== red ==
==> flow/design.v <==
		module cordic_vec(clk,a0,b0,r,ang);
input signed[15:0]a0,b0;
input clk;
  output signed [15:0]r,ang;
  wire signed [15:0] a1,a2,a3,a4,a5,a6,a7,a8,a9,a10,a11,a12,a13,a14,a15,a16;
  wire signed [15:0] b1,b2,b3,b4,b5,b6,b7,b8,b9,b10,b11,b12,b13,b14,b15,b16;
  wire signed [15:0] angle_x1,angle_x2,angle_x3,angle_x4,angle_x5,angle_x6,angle_x7,angle_x8,angle_x9,angle_x10,angle_x11,angle_x12,angle_x13,angle_x14,angle_x15,angle_x16;
wire signed [15:0] v = 16'd0607;
  vec k1(clk,a0,b0,b0,4'b0,16'b0,a1,b1,angle_x1);
  vec k2(clk,a1,b1,b1,4'd1,angle_x1,a2,b2,angle_x2);
  vec k3(clk,a2,b2,b2,4'd2,angle_x2,a3,b3,angle_x3);
  vec k4(clk,a3,b3,b3,4'd3,angle_x3,a4,b4,angle_x4);
  vec k5(clk,a4,b4,b4,4'd4,angle_x4,a5,b5,angle_x5);
  vec k6(clk,a5,b5,b5,4'd5,angle_x5,a6,b6,angle_x6);
  vec k7(clk,a6,b6,b6,4'd6,angle_x6,a7,b7,angle_x7);
  vec k8(clk,a7,b7,b7,4'd7,angle_x7,a8,b8,angle_x8);
  vec k9(clk,a8,b8,b8,4'd8,angle_x8,a9,b9,angle_x9);
  vec k10(clk,a9,b9,b9,4'd9,angle_x9,a10,b10,angle_x10);
  vec k11(clk,a10,b10,b10,4'd10,angle_x10,a11,b11,angle_x11);
  vec k12(clk,a11,b11,b11,4'd11,angle_x11,a12,b12,angle_x12);
  vec k13(clk,a12,b12,b12,4'd12,angle_x12,a13,b13,angle_x13);
  vec k14(clk,a13,b13,b13,4'd13,angle_x13,a14,b14,angle_x14);
  vec k15(clk,a14,b14,b14,4'd14,angle_x14,a15,b15,angle_x15);
  vec k16(clk,a15,b15,b15,4'd15,angle_x15,a16,b16,angle_x16);
assign  r=v*a16/1000;
assign ang=angle_x16;
endmodule
  module vec(clk,a,b,z,i,angle_y,af,bf,angle_x);
    input signed [15:0]a,b,angle_y,z;
  input clk;
  input [3:0]i;
  output reg signed [15:0]af,bf,angle_x;
    wire [15:0]angle[15:0];
  assign angle[0]=16'd45000;
  assign angle[1]=16'd26570;
  assign angle[2]=16'd14040;
  assign angle[3]=16'd7130;
  assign angle[4]=16'd3580;
  assign angle[5]=16'd1790;
  assign angle[6]=16'd0895;
  assign angle[7]=16'd0448;
  assign angle[8]=16'd0224;
  assign angle[9]=16'd0112;
  assign angle[10]=16'd0056;
  assign angle[11]=16'd0028;
  assign angle[12]=16'd0013;
  assign angle[13]=16'd0007;
  assign angle[14]=16'd0003;
  assign angle[15]=16'd0001;
  always@(posedge clk)
    begin
      if(z < 0)  
   begin
     af<= a - (b>>>i);
     bf<= b + (a>>>i);
     angle_x<=angle_y-angle[i];
     end
  else
    begin
      af<=a+(b>>>i);
      bf<=b-(a>>>i);
      angle_x<=angle_y+angle[i];
      end
    end 
endmodule
Settings: LEC_CHECK=0, ABC_AREA=1, CAP_MARGIN=15, CORE_MARGIN=2, CORE_UTILIZATION=72, CTS_CLUSTER_DIAMETER=223, GPL_ROUTABILITY_DRIVEN=0, PLACE_DENSITY_LB_ADDON=0.02, SETUP_SLACK_MARGIN=4.73, SLEW_MARGIN=20; clock period 16.3 ns.
run.sh (not shown) runs the stock make flow with config.mk's settings and CLKGATE_MAP_FILE=.
Although it ran to completion, red produced a layout that fails the final checks because of setup timing.
Modified inputs, blue compared to red
# red
export LEC_CHECK = 0
export ABC_AREA = 1
export CAP_MARGIN = 15
export CORE_MARGIN = 2
export CORE_UTILIZATION = 72
export CTS_CLUSTER_DIAMETER = 223
export GPL_ROUTABILITY_DRIVEN = 0
export PLACE_DENSITY_LB_ADDON = 0.02
export SETUP_SLACK_MARGIN = 4.73
export SLEW_MARGIN = 20
create_clock -name core_clock -period 16.3 [get_ports {clk}]
# blue
export LEC_CHECK = 0
export ABC_AREA = 1
export CAP_MARGIN = 20
export CORE_MARGIN = 2
export CORE_UTILIZATION = 71
export CTS_CLUSTER_DIAMETER = 223
export SLEW_MARGIN = 20
create_clock -name core_clock -period 16.7 [get_ports {clk}]
Findings:
All of them ended with failed checks or an aborted flow. Ran to the end and failed final checks on setup timing: blue. NOTE: utilization in blue falls short of that of red. Comparing blue and red, area overhead of the layout relative to synthesis is lower on red. Compared with red, blue degrades worst hold slack. Between blue and red, final critical-path share of the clock period is lower for blue, red comes in above that. Taking red as the reference point, the fraction of the core area occupied by cells at floorplan of blue falls by 1.3 points.
